==> inputs of 07-24 <==
// top_module
module top_module(
    input wire clk,
    input wire rst,
    input wire spi_mosi,
    input wire spi_cs_n,
    input wire mic_data_1,
    input wire mic_data_2,
    output wire [7:0] out,
    output wire pos,
    output wire neg
);
make LEC_CHECK=0 ABC_AREA=1 CAP_MARGIN=20 CORE_MARGIN=2 CORE_UTILIZATION=72 CTS_CLUSTER_DIAMETER=357 CTS_CLUSTER_SIZE=14 HOLD_SLACK_MARGIN=0.29 PLACE_DENSITY_LB_ADDON=0.13 SLEW_MARGIN=20 finish   # period 2.94 ns
run.sh (not shown) runs the stock make flow with config.mk's settings and CLKGATE_MAP_FILE=.
==> inputs of 03-17, as changes to 07-24 <==
==> flow/config.mk (replaced) <==
export PLATFORM = sky130hd
export DESIGN_NAME = top_module
export DESIGN_NICKNAME = top_module
export VERILOG_FILES = /design/flow/design.v
export SDC_FILE = /design/flow/constraint.sdc
export NUM_CORES = 4
export LEC_CHECK = 0
export CAP_MARGIN = 20
export CORE_MARGIN = 2
export CORE_UTILIZATION = 72
export CTS_CLUSTER_SIZE = 51
export HOLD_SLACK_MARGIN = -0.04
export PLACE_DENSITY_LB_ADDON = 0.01
export SETUP_SLACK_MARGIN = 1.19
export SLEW_MARGIN = 20
==> flow/constraint.sdc (replaced) <==
create_clock -name core_clock -period 4.12 [get_ports {clk}]
set_input_delay 0.8240 -clock core_clock [delete_from_list [all_inputs] [get_ports {clk}]]
set_output_delay 0.8240 -clock core_clock [all_outputs]
set_load 0.01 [all_outputs]
==> inputs of 11-23, as changes to 07-24 <==
==> flow/config.mk (replaced) <==
export PLATFORM = sky130hd
export DESIGN_NAME = top_module
export DESIGN_NICKNAME = top_module
export VERILOG_FILES = /design/flow/design.v
export SDC_FILE = /design/flow/constraint.sdc
export NUM_CORES = 4
export LEC_CHECK = 0
export CAP_MARGIN = 20
export CORE_MARGIN = 2
export CORE_UTILIZATION = 40
export SETUP_SLACK_MARGIN = 1.25
export SLEW_MARGIN = 20
==> flow/constraint.sdc (replaced) <==
create_clock -name core_clock -period 5.06 [get_ports {clk}]
set_input_delay 1.0120 -clock core_clock [delete_from_list [all_inputs] [get_ports {clk}]]
set_output_delay 1.0120 -clock core_clock [all_outputs]
set_load 0.01 [all_outputs]
==> results <==
Of 03-17 and 11-23, 11-23 has the higher setup slack (gap 0.91 ns). Clock skew: 03-17 < 11-23 < 07-24. Between 07-24 and 03-17, the lower synthesized area is in 07-24 (gap about 0.7%, measured against 03-17). Of 07-24 and 11-23, 07-24 has the higher synthesized cell count (gap 6.7%, measured against 11-23). The lowest cell count belongs to 03-17, the highest to 11-23. The lowest die size belongs to 07-24, the highest to 11-23. Combinational power: 07-24 > 03-17 > 11-23. Critical path depth is the same in 03-17 and 11-23.
==> figures <==
Final worst clock skew: 07-24 0.0309 ns; 11-23 0.0309 ns; 03-17 0.0164 ns
Hold crit path type: 07-24 in2async; 11-23 reg2reg; 03-17 reg2reg
Met2 routed wirelength: 07-24 25100 um; 11-23 22400 um; 03-17 26100 um
Critical path buffers and inverters: 07-24 1; 11-23 2; 03-17 2
Non-clock buffers: 07-24 82; 11-23 62; 03-17 76
Finished Layout Cells: 07-24 3653; 11-23 3920; 03-17 3501
Top achievable clock speed: 07-24 365 MHz; 11-23 261 MHz; 03-17 263 MHz
Worst-Skew Late Latency: 07-24 0.62 ns; 11-23 0.62 ns; 03-17 0.59 ns
Post-Route M1 WL: 07-24 22900 um; 11-23 23900 um; 03-17 23200 um
Placed cell areas: 07-24 28300 um2; 11-23 28800 um2; 03-17 28400 um2
Total number of vias: 07-24 19.6k; 11-23 18.5k; 03-17 19.3k
Global-route usage over all layers: 07-24 0.268; 11-23 0.143; 03-17 0.276
Post-CTS clock slew at the launch and capture registers of the worst setup and hold paths: 07-24 0.07 ns; 11-23 0.06 ns; 03-17 0.06 ns
Hold path startpoint: 07-24 -; 11-23 u_decimator_1.dec_clk$_DFFE_PP0P_; 03-17 u_decimator_1.dec_clk$_DFFE_PP0P_
Outcome: 07-24 finished clean; 11-23 finished clean; 03-17 finished clean
Post-Synth XOR/XNOR Area: 07-24 0.00892; 11-23 0.0123; 03-17 0.0123
Drt initial violations: 07-24 1705; 11-23 1471; 03-17 1381

==> v35: inputs <==
==> flow/design.v <==
module spi_port (
    input wire clk,                
    input wire rst_n,              
    input wire spi_clk,           
    input wire spi_mosi,          
    output wire spi_miso,         
    input wire spi_cs_n,          
    output reg [15:0] capture_reg
);
    reg [15:0] shift_reg;          
    reg cs_n_prev;                 
    always @(posedge clk or negedge rst_n) begin
        if (!rst_n) begin
            shift_reg <= 16'b0;
            capture_reg <= 16'b0;
            cs_n_prev <= 1'b1;
        end else begin
            cs_n_prev <= spi_cs_n;
            if (!spi_cs_n) begin
                shift_reg <= {shift_reg[14:0], spi_mosi};
            end else if (cs_n_prev == 1'b0 && spi_cs_n == 1'b1) begin
                capture_reg <= shift_reg;
            end
        end
    end
    assign spi_miso = 1'b0;
    wire _unused_spi_clk = spi_clk;
endmodule
module config_memory #(
    parameter NUM_ADDRESSES = 8  
)(
    input wire clk,                    
    input wire rst_n,                  
    input wire [7:0] addr,             
    input wire [7:0] data_in,          
    input wire wr_en,                  
    input wire rd_en,                  
    output reg [7:0] data_out         
);
    reg [7:0] memory [0:NUM_ADDRESSES-1];  
    integer i;
    always @(posedge clk or negedge rst_n) begin
        if (!rst_n) begin
            for (i = 0; i < NUM_ADDRESSES; i = i + 1) begin
                memory[i] <= 8'b0;
            end
        end else if (wr_en && addr < NUM_ADDRESSES) begin
            memory[addr[2:0]] <= data_in;
        end
    end
    always @(posedge clk) begin
        if (rd_en) begin
            data_out <= (addr < NUM_ADDRESSES) ? memory[addr[2:0]] : 8'b0;
        end
    end
endmodule
module demux1to2 (
    input wire clk,                
    input wire rst_n,              
    input wire [7:0]sel,     
    input wire [7:0] d,            
    output wire [7:0] a,
    output wire [7:0] b            
);
    reg [7:0] a_hold;
    reg [7:0] b_hold;
    always @(posedge clk or negedge rst_n) begin
        if (!rst_n) begin
            a_hold <= 8'b0;
            b_hold <= 8'b0;
        end else begin
            case(sel)
                8'd0: a_hold <= d;
                8'd1: b_hold <= d;
                default: ;
            endcase
        end
    end
    assign a = (sel == 8'd0) ? d : a_hold;
    assign b = (sel == 8'd1) ? d : b_hold;
endmodule
module decimator (
    input wire clk,                
    input wire rst,                
    input wire [7:0] decimation_ratio,  
    input wire data,               
    output reg out,               
    output reg dec_clk            
);
    reg [7:0] counter;           
    always @(posedge clk or posedge rst) begin
        if (rst) begin
            counter <= 8'b0;
            out <= 1'b0;
            dec_clk <= 1'b0;
        end else begin
            if (decimation_ratio == 8'b1) begin
                out <= data;
            end else begin
                counter <= counter + 1;
                if (counter >= decimation_ratio-1) begin
                    counter <= 8'b0;
                    out <= data;
                    dec_clk <= ~dec_clk;
                end
            end
        end
    end
endmodule
module buffer #(
    parameter MAX_LENGTH = 256
)(
    input wire clk,             
    input wire rst,             
    input wire en,              
    input wire data_1,          
    input wire data_2,          
    input wire [7:0] length,    
    output reg [7:0] corr,      
    output reg pos,
    output reg neg
);
    reg [MAX_LENGTH-1:0] shift_reg_1;
    reg [MAX_LENGTH-1:0] shift_reg_2;
    reg [7:0] corr_neg;
    reg [7:0] corr_pos;
    integer i;
    always @(posedge clk or posedge rst) begin
        if (rst) begin
            shift_reg_1 <= {MAX_LENGTH{1'b0}};
            shift_reg_2 <= {MAX_LENGTH{1'b0}};
            pos <= 1'b0;
            neg <= 1'b0;
            corr <= 8'b0;
            corr_neg <= 8'b0;
            corr_pos <= 8'b0;
        end else if (en) begin
            shift_reg_1 <= {shift_reg_1[MAX_LENGTH-2:0], data_1};
            shift_reg_2 <= {shift_reg_2[MAX_LENGTH-2:0], data_2};
            corr <= corr + (data_1 ^ data_2) - (shift_reg_1[MAX_LENGTH - 1] ^ shift_reg_2[MAX_LENGTH - 1]) ;
            if (length > 1) begin
                corr_neg <= corr_neg + (shift_reg_1[0] ^ data_2) - (shift_reg_1[MAX_LENGTH - 1] ^ shift_reg_2[MAX_LENGTH - 2]);
                corr_pos <= corr_pos + (data_1 ^ shift_reg_2[0]) - (shift_reg_1[MAX_LENGTH - 2] ^ shift_reg_2[MAX_LENGTH - 1]);
            end
            if (corr_neg < corr_pos) begin
                neg <= 1'b1;
                pos <= 1'b0;
            end else if (corr_pos < corr_neg) begin
                pos <= 1'b1;
                neg <= 1'b0;
            end else begin
                pos <= 1'b0;
                neg <= 1'b0;
            end
        end
    end
endmodule
module top_module(
    input wire clk,
    input wire rst,
    input wire spi_mosi,
    input wire spi_cs_n,
    input wire mic_data_1,
    input wire mic_data_2,
    output wire [7:0] out,
    output wire pos,
    output wire neg
);
wire [7:0] addr;
wire [7:0] value;
wire wr_en = 1;
wire rd_en = 1;
wire [7:0] mem_out;
wire [7:0] decimation_ratio;
wire dec_data_1;
wire dec_data_2;
wire dec_clk;
wire [7:0] filter_length;
wire [7:0] filter_out;
wire [15:0] capture_reg;
wire dummy;
wire dummy2;
wire corr_dec_en;
assign addr = capture_reg[15:8];
assign value = capture_reg[7:0];
    spi_port u_spi_port(
        .clk(clk),
        .rst_n(!rst),
        .spi_clk(clk),
        .spi_mosi(spi_mosi),
        .spi_miso(dummy),
        .spi_cs_n(spi_cs_n),
        .capture_reg(capture_reg)
    );
    config_memory u_memory(
        .clk(clk),            
        .rst_n(!rst),          
        .addr(addr),     
        .data_in(value),  
        .wr_en(wr_en),          
        .rd_en(rd_en),          
        .data_out(mem_out) 
    );
    demux1to2 u_demux1to2(
        .clk(clk),
        .rst_n(!rst),
        .sel(addr),
        .d(mem_out),
        .a(decimation_ratio),  
        .b(filter_length)
    );
    decimator u_decimator_1(
        .clk(clk),              
        .rst(rst),              
        .decimation_ratio(decimation_ratio),
        .data(mic_data_1),             
        .out(dec_data_1),              
        .dec_clk(dec_clk)           
    );
    decimator u_decimator_2(
        .clk(clk),              
        .rst(rst),              
        .decimation_ratio(decimation_ratio),
        .data(mic_data_2),             
        .out(dec_data_2),              
        .dec_clk(dummy2)           
    );
    buffer u_buffer(
        .clk(clk),         
        .rst(rst),         
        .en(corr_dec_en),
        .data_1(dec_data_1),        
        .data_2(dec_data_2),        
        .length(filter_length),
        .corr(out),
        .pos(pos),
        .neg(neg)   
    );
reg dec_clk_q;
always @(posedge clk or posedge rst) begin
    if (rst) dec_clk_q <= 1'b0;
    else dec_clk_q <= dec_clk;
end
assign corr_dec_en = (decimation_ratio == 8'b1) | (dec_clk & ~dec_clk_q);
endmodule
==> flow/run.sh <==
#!/bin/bash
# the make line also repeats each setting of config.mk as NAME=value (left out here)
make -C /OpenROAD-flow-scripts/flow DESIGN_CONFIG=/design/flow/config.mk WORK_HOME=/design/flow/orfs CLKGATE_MAP_FILE= finish
==> flow/config.mk <==
export PLATFORM = sky130hd
export DESIGN_NAME = top_module
export DESIGN_NICKNAME = top_module
export VERILOG_FILES = /design/flow/design.v
export SDC_FILE = /design/flow/constraint.sdc
export NUM_CORES = 4
export LEC_CHECK = 0
export CAP_MARGIN = 20
export CORE_MARGIN = 2
export CORE_UTILIZATION = 72
export CTS_CLUSTER_DIAMETER = 269
export CTS_CLUSTER_SIZE = 29
export GPL_ROUTABILITY_DRIVEN = 0
export MAX_ROUTING_LAYER = met5
export MIN_ROUTING_LAYER = met1
export SLEW_MARGIN = 20
==> flow/constraint.sdc <==
create_clock -name core_clock -period 4.25 [get_ports {clk}]
set_input_delay 0.8500 -clock core_clock [delete_from_list [all_inputs] [get_ports {clk}]]
set_output_delay 0.8500 -clock core_clock [all_outputs]
set_load 0.01 [all_outputs]
==> v36: changes against v35 <==
==> flow/config.mk (replaced) <==
export PLATFORM = sky130hd
export DESIGN_NAME = top_module
export DESIGN_NICKNAME = top_module
export VERILOG_FILES = /design/flow/design.v
export SDC_FILE = /design/flow/constraint.sdc
export NUM_CORES = 4
export LEC_CHECK = 0
export ABC_AREA = 1
export CAP_MARGIN = 20
export CORE_MARGIN = 2
export CORE_UTILIZATION = 72
export HOLD_SLACK_MARGIN = 0.27
export PLACE_DENSITY = 0.35
export SETUP_SLACK_MARGIN = 0.25
export SLEW_MARGIN = 20
==> flow/constraint.sdc (replaced) <==
create_clock -name core_clock -period 2.82 [get_ports {clk}]
set_input_delay 0.5640 -clock core_clock [delete_from_list [all_inputs] [get_ports {clk}]]
set_output_delay 0.5640 -clock core_clock [all_outputs]
set_load 0.01 [all_outputs]
==> comparison table <==
	v35	v36
Outcome	timing/DRC/antenna clean	timing/DRC/antenna clean
Layout Nets	2938	3238
Total die size	40000 um2	39700 um2
Std-Cell Core Area	37800 um2	37700 um2
Worst Skew	0.0300 ns	0.0279 ns
Switching power total	6.62 mW	10.8 mW
Fraction of the mapped netlist area in compound gates	0.0327	0.0426
Post-CTS setup buffer count	0	12
Power Clock	3.06 mW	8.85 mW
GR met1 Demand/Resource	0.349	0.403
Critical Path AT	4.51 ns	3.14 ns
Power consumption	17.4 mW	30.5 mW
Area fraction in full adders, half adders and majority gates	0.0233	0.0227
Power is estimated from default activity; no workload was simulated.
